Setup of garnet:
// ALU
module ALU(
input clk,
input [15:0]a,b,
input [3*8:0] op,
output  reg [31:0]out
    );
Settings: LEC_CHECK=0, CAP_MARGIN=20, CORE_MARGIN=2, CORE_UTILIZATION=58, SETUP_SLACK_MARGIN=4.35, SLEW_MARGIN=20; clock period 15.0 ns.
run.sh (not shown) runs the stock make flow with config.mk's settings and CLKGATE_MAP_FILE=.
garnet: it failed during global routing, and the tool reported GRT-0232.
> inputs changed (garnet -> sierra)
Settings: swapping 58 for 40 in CORE_UTILIZATION; clearing SETUP_SLACK_MARGIN, which used to be 4.35; swapping 15.0 for 28.0 in the clock period (ns, I/O delays scaled along).
--- outcome ---
In the reports for garnet and sierra, the smaller number of rows in the core area belongs to garnet.
Per the comparison of sierra with garnet, placed wire-length estimate after detailed placement down 7300 um; die outline height up 20%.
The chip area estimate from yosys synthesis on garnet is in line with that on sierra.
Looking at the reports, sierra completed the entire flow and the layout it produced met the timing, DRC and antenna checks.
garnet → sierra: weighted congestion at the end of routability-driven global placement went down 0.048, total placed instance area went down 23%, overall die width went up about 20%, effective utilization at floorplan went down 18 points, largest buffer count on any clock path held.
Comparing the two runs side by side, sierra comes out behind garnet on die size.
### sierra -> xenon
Settings: an added CORE_ASPECT_RATIO of 0.5; an added ABC_AREA of 1; a change of CORE_UTILIZATION from 40 to 70; an added CTS_CLUSTER_DIAMETER of 190; an added CTS_CLUSTER_SIZE of 93; an added PLACE_DENSITY_LB_ADDON of 0.29.
[summary]
- [xenon vs sierra] worst setup slack: higher in xenon
- Diff sierra -> xenon: overall track demand over capacity in global routing increased 12 points; buffers plus inverters on the worst setup path increased 10; number of inserted filler cells in the final layout decreased 56%; worst relative slew slack decreased 7.6 points; part of the power in combinational logic increased 6.5 points.
- Delta(number of nets at floorplan, xenon - sierra) > 0
- Compared with sierra, in xenon global-route wire length before repair fell by 14,000 um; maximum frequency now sits higher; sequential share of layout area closely matched the old numbers.
- The row count of xenon falls short of that of sierra by about 50%.
- sierra reached the final stage; the timing, DRC and antenna checks on its layout passed.
- xenon: no failed stages, no open violations at the end
What harbor does differently from xenon at the input level:
Settings: an added PLACE_DENSITY of 0.95; an added TNS_END_PERCENT of 15; a deleted CORE_ASPECT_RATIO that had been 0.5; a deleted PLACE_DENSITY_LB_ADDON that had been 0.29.
==> results <==
First-pass GRT wire length: harbor and xenon compared, higher one is harbor. xenon → harbor: mean routed wirelength per cell rose 1.0 um, routing usage on met3 comparable, wire length has increased, period utilization rose 0.56 points. On count of placed standard cells in the final layout, fillers left out, harbor and xenon are basically level. Changes observed in harbor relative to xenon: final HPWL from detailed placement higher, via count higher. Fraction of power spent switching nets delta for harbor relative to xenon: 1.1 points higher. Design area: harbor vs xenon — no meaningful difference.

========
The RTL this note starts from:
==> flow/design.v <==
`timescale 1ns / 1ps
module logical(
input [15:0] a,b,
input [3*8:0] sel,
output reg [15:0] x
    );
 always@(*)
begin
    case(sel)
    "~": 
            x=~a;
    "|": 
            x=a|b;
    "&": 
            x=a&b;
    "~&": 
            x=~(a&b);
    "~|": 
            x=~(a|b);
    "^": 
            x=a^b;
    "~^": 
            x=~(a^b);
    "<<": 
            x=a<<1;
    ">>": 
            x=a>>1;
    "asl": 
            x={a[14:0],1'b0};
    "asr": 
            x={a[15],a[15:1]};
    "rol": 
            x={a[14:0],a[15]};
    "ror": 
            x={a[0],a[15:1]};  
    "cmp": 
            if(a>b)
                x=1;
             else if(a<b)
                x=16'hffff;
             else
                x=0;  
     default:
            x=0;
     endcase
end
endmodule
`timescale 1ns / 1ps
module arithmetic(
input [15:0] A,
input [15:0] B,
input [8:0] sel,
output reg [15:0] Sum,
output reg Cout
    );
wire [15:0] B_comp;
twos_comp TC(B,B_comp);
reg [15:0] b;
wire [15:0] S1;
wire c1;
adder A1( A, b, S1, c1);
always @(*)
case(sel)
"+" : begin
        b = B;
        Sum = S1;
        Cout = c1;
      end
"-" : begin
        b = B_comp;
        Sum = S1;
        Cout = 0;
      end       
default : begin
        b = B;
        Sum = 0;
        Cout = 0;
        end       
endcase 
endmodule
module adder(
input [15:0] A,
input [15:0] B,
output [15:0] Sum,
output Cout
    );
wire [2:0] cout_cla;
wire Cin;
assign Cin = 0;
carry_look_ahead CLA1(A[3:0],B[3:0], Cin, cout_cla[0]);
carry_look_ahead CLA2(A[7:4],B[7:4], cout_cla[0], cout_cla[1]);
carry_look_ahead CLA3(A[11:8],B[11:8], cout_cla[1], cout_cla[2] );  
carry_look_ahead CLA4(A[15:12],B[15:12], cout_cla[2], Cout );
ripple_carry_adder RCA1(A[3:0], B[3:0], Cin, Sum[3:0]);
ripple_carry_adder RCA2(A[7:4], B[7:4],cout_cla[0], Sum[7:4]);
ripple_carry_adder RCA3(A[11:8], B[11:8], cout_cla[1], Sum[11:8]);
ripple_carry_adder RCA4(A[15:12], B[15:12], cout_cla[2], Sum[15:12]);  
endmodule
module full_adder(
input a, b, cin,
output sum, cout
);
    assign sum = a ^ b ^ cin;
    assign cout = (a & b) | (b & cin) | (cin & a);
endmodule
module ripple_carry_adder(
    input [3:0] a, b,
    input cin,
    output [3:0] sum
);
    wire [3:0] c;
    full_adder FA1(a[0], b[0], cin, sum[0], c[0]);
    full_adder FA2(a[1], b[1], c[0], sum[1], c[1]);
    full_adder FA3(a[2], b[2], c[1], sum[2], c[2]);
    full_adder FA4(a[3], b[3], c[2], sum[3], c[3]);
endmodule
module carry_look_ahead(
input [3:0]a,b,
input Cin,
output Cout1);
wire [3:0]p,g;
assign p = a^b;
assign g = a&b;
assign Cout1 =  g[3] | (p[3] & g[2]) | (p[3] & p[2] & g[1]) | (p[3] & p[2] & p[1] & g[0]) | (p[3] & p[2] & p[1] & p[0] & Cin);
endmodule
module twos_comp(
input [15:0]B,
output [15:0]B_comp
);
assign B_comp = ~B + 1'b1;
endmodule
`timescale 1ns / 1ps
module multiplier( input clk, input[15:0]A1, B1, output reg [31:0] C);
integer i;
reg [31:0]A2;
reg [15:0]B2;
always@(posedge clk )
begin
		C=0;
		A2[15:0]=A1;
		A2[31:16]=0;
		B2=B1;
        for (i=0;i<16;i=i+1)
        begin
			if(B1[i]==1'b0)
			begin
				C=C+0;
			end
			else
			begin
				C=C+(A1<<i);
			end
		end
end
endmodule
`timescale 1ns / 1ps
module ALU(
input clk,
input [15:0]a,b,
input [3*8:0] op,
output  reg [31:0]out
    );
wire [15:0]z1,z2;
wire [31:0]z3;
reg [15:0] a1, a2, a3, b1, b2, b3;
reg [1:0] sel;
wire Cout;
always @(*)
if(  op == "" || op == "~" || op == "|" || op == "&" || op == "~&" || op == "~|" ||
     op == "^" || op == "~^" || op == ">>" || op == "<<" || op == "asr" || 
     op == "asl" || op == "ror" || op == "rol" || op == "cmp" )
 sel = 2'b00;
else if(op == "+" || op == "-")
    sel = 2'b01;
else if( op == "*" )
    sel = 2'b10;
else
    sel = 2'b00;
logical L(a1, b1, op, z1);
arithmetic AA1( a2,b2,op,z2,Cout);
multiplier M( clk,a3, b3, z3);
always @(*)
case(sel)
2'b00 : begin
        a1 = a;
        a2 = 0;
        a3 = 0;
        b1 = b;
        b2 = 0;
        b3 = 0;
        out[15:0] = z1;
        out[31:16] = 0;
        end
2'b01  : begin
        a1 = 0;
        a2 = a;
        a3 = 0;
        b1 = 0;
        b2 = b;
        b3 = 0;
        out[15:0] = z2;
        out[16] = Cout;
        out[31:17] = 0;
        end     
default :  begin
        a1 = 0;
        a2 = 0;
        a3 = a;
        b1 = 0;
        b2 = 0;
        b3 = b;
       out = z3;
        end            
endcase
endmodule
Settings: LEC_CHECK=0, ABC_AREA=1, CAP_MARGIN=0, CORE_ASPECT_RATIO=0.53, CORE_MARGIN=2, CORE_UTILIZATION=50, GPL_ROUTABILITY_DRIVEN=1, HOLD_SLACK_MARGIN=-0.08, PLACE_DENSITY_LB_ADDON=0.12, SETUP_SLACK_MARGIN=5.0, SLEW_MARGIN=20, TNS_END_PERCENT=65; clock period 16.9 ns.
The baseline reached the layout checks and failed them: negative setup slack.
Change:
ABC_AREA = unset   (was 1)
CAP_MARGIN = 20   (was 0)
CORE_ASPECT_RATIO = unset   (was 0.53)
CORE_UTILIZATION = 13   (was 50)
GPL_ROUTABILITY_DRIVEN = unset   (was 1)
HOLD_SLACK_MARGIN = unset   (was -0.08)
PLACE_DENSITY_LB_ADDON = unset   (was 0.12)
SETUP_SLACK_MARGIN = unset   (was 5.0)
TNS_END_PERCENT = unset   (was 65)
clock period = 35.4 ns   (was 16.9 ns; I/O delays follow)
After rerunning:
- Now the flow ran to the end with no violations
- power drops by 59%
- final cell count drops by 1.6%
- critical path depth drops by 18
- area after synthesis drops by 0.81%
- setup slack is better by 10 ns
Change:
CORE_UTILIZATION = 40   (was 13)
clock period = 27.1 ns   (was 35.4 ns; I/O delays follow)
Outcome: Cell area drops by 2.0%. Core utilization climbs by 31 points. Synthesized cell count does not change. Clock power climbs by 16%. Final cell count drops by 27%. Routed wire length climbs by 1.6%.
Change:
CORE_UTILIZATION = 66   (was 40)
SETUP_SLACK_MARGIN = 3.58   (was unset)
clock period = 28.0 ns   (was 27.1 ns; I/O delays follow)
Result: The changed run did not get past 5_1_grt; die size falls by well over a third; area after synthesis is unchanged; synthesized cell count is unchanged.
Change:
ABC_AREA = 1   (was unset)
CORE_UTILIZATION = 41   (was 66)
CTS_CLUSTER_DIAMETER = 190   (was unset)
CTS_CLUSTER_SIZE = 18   (was unset)
SETUP_SLACK_MARGIN = unset   (was 3.58)
After rerunning: The new run went through all stages and came out clean; die area goes up by about 60%; area after synthesis goes up by 0.81%; synthesized cell count goes up by 19%.

========
// ALU: RTL as listed in full above, without the edits since
clock: 21.9 ns
lec_check: 0
cap_margin: 20
core_margin: 2
core_utilization: 68
setup_slack_margin: -1.55
slew_margin: 20
The starting point never finished: it broke off in clock tree synthesis.
Change:
Settings changed: CORE_UTILIZATION 68 to 67, CTS_CLUSTER_SIZE set to 98, SETUP_SLACK_MARGIN -1.55 to unset.
Clock period 21.9 ns to 35.4 ns, I/O delays scaled along.
This time the run completed with no timing, DRC or antenna violations.
Die area went up by 1.5%.
Area after synthesis stays the same.
Synthesized cell count stays the same.
Change:
Settings changed: CORE_UTILIZATION 67 to 61, CTS_CLUSTER_SIZE 98 to unset, SETUP_SLACK_MARGIN set to 5.0.
Clock period 35.4 ns to 28.0 ns, I/O delays scaled along.
- The new run completed without violations
- total power rises by about a fifth
- global-route usage stays flat
- final area rises by about a fifth
Change:
Settings changed: CORE_UTILIZATION 61 to 40, GPL_TIMING_DRIVEN set to 0, HOLD_SLACK_MARGIN set to 0.01, MAX_ROUTING_LAYER set to met4, PLACE_DENSITY_LB_ADDON set to 0.3, SETUP_SLACK_MARGIN 5.0 to unset.
What happened:
- non-clock buffer count fell by 106
- combinational power hardly moves
- wire length hardly moves
- via count decreases by about 7%
- core utilization went down by 34 points
- power climbs by 8.0%
- area after synthesis stays the same
Change:
Settings changed: CORE_UTILIZATION 40 to 70, CTS_CLUSTER_DIAMETER set to 190, CTS_CLUSTER_SIZE set to 93, GPL_TIMING_DRIVEN 0 to unset, HOLD_SLACK_MARGIN 0.01 to unset, MAX_ROUTING_LAYER met4 to unset, PLACE_DENSITY_LB_ADDON 0.3 to unset.
=>
- critical path depth goes down by 5
- worst setup slack gets worse by 0.033 ns
- combinational power stays flat
- core utilization is higher by 31 points
- total power fell by a few percent
- final area falls by a few percent
Change:
Settings changed: CORE_UTILIZATION 70 to 27, CTS_CLUSTER_DIAMETER 190 to unset, CTS_CLUSTER_SIZE 93 to unset.
Clock period 28.0 ns to 32.6 ns, I/O delays scaled along.
The new run passed the timing, DRC and antenna checks.
Cell area hardly moves.
Wire length shrinks slightly.
Combinational power fell by about a fifth.
Total power came out lower by about a fifth.
Cell count rose by about a fifth.
Worst hold slack gets better by 0.91 ns.
No activity file was given, so power comes from the tool's default toggle rates.
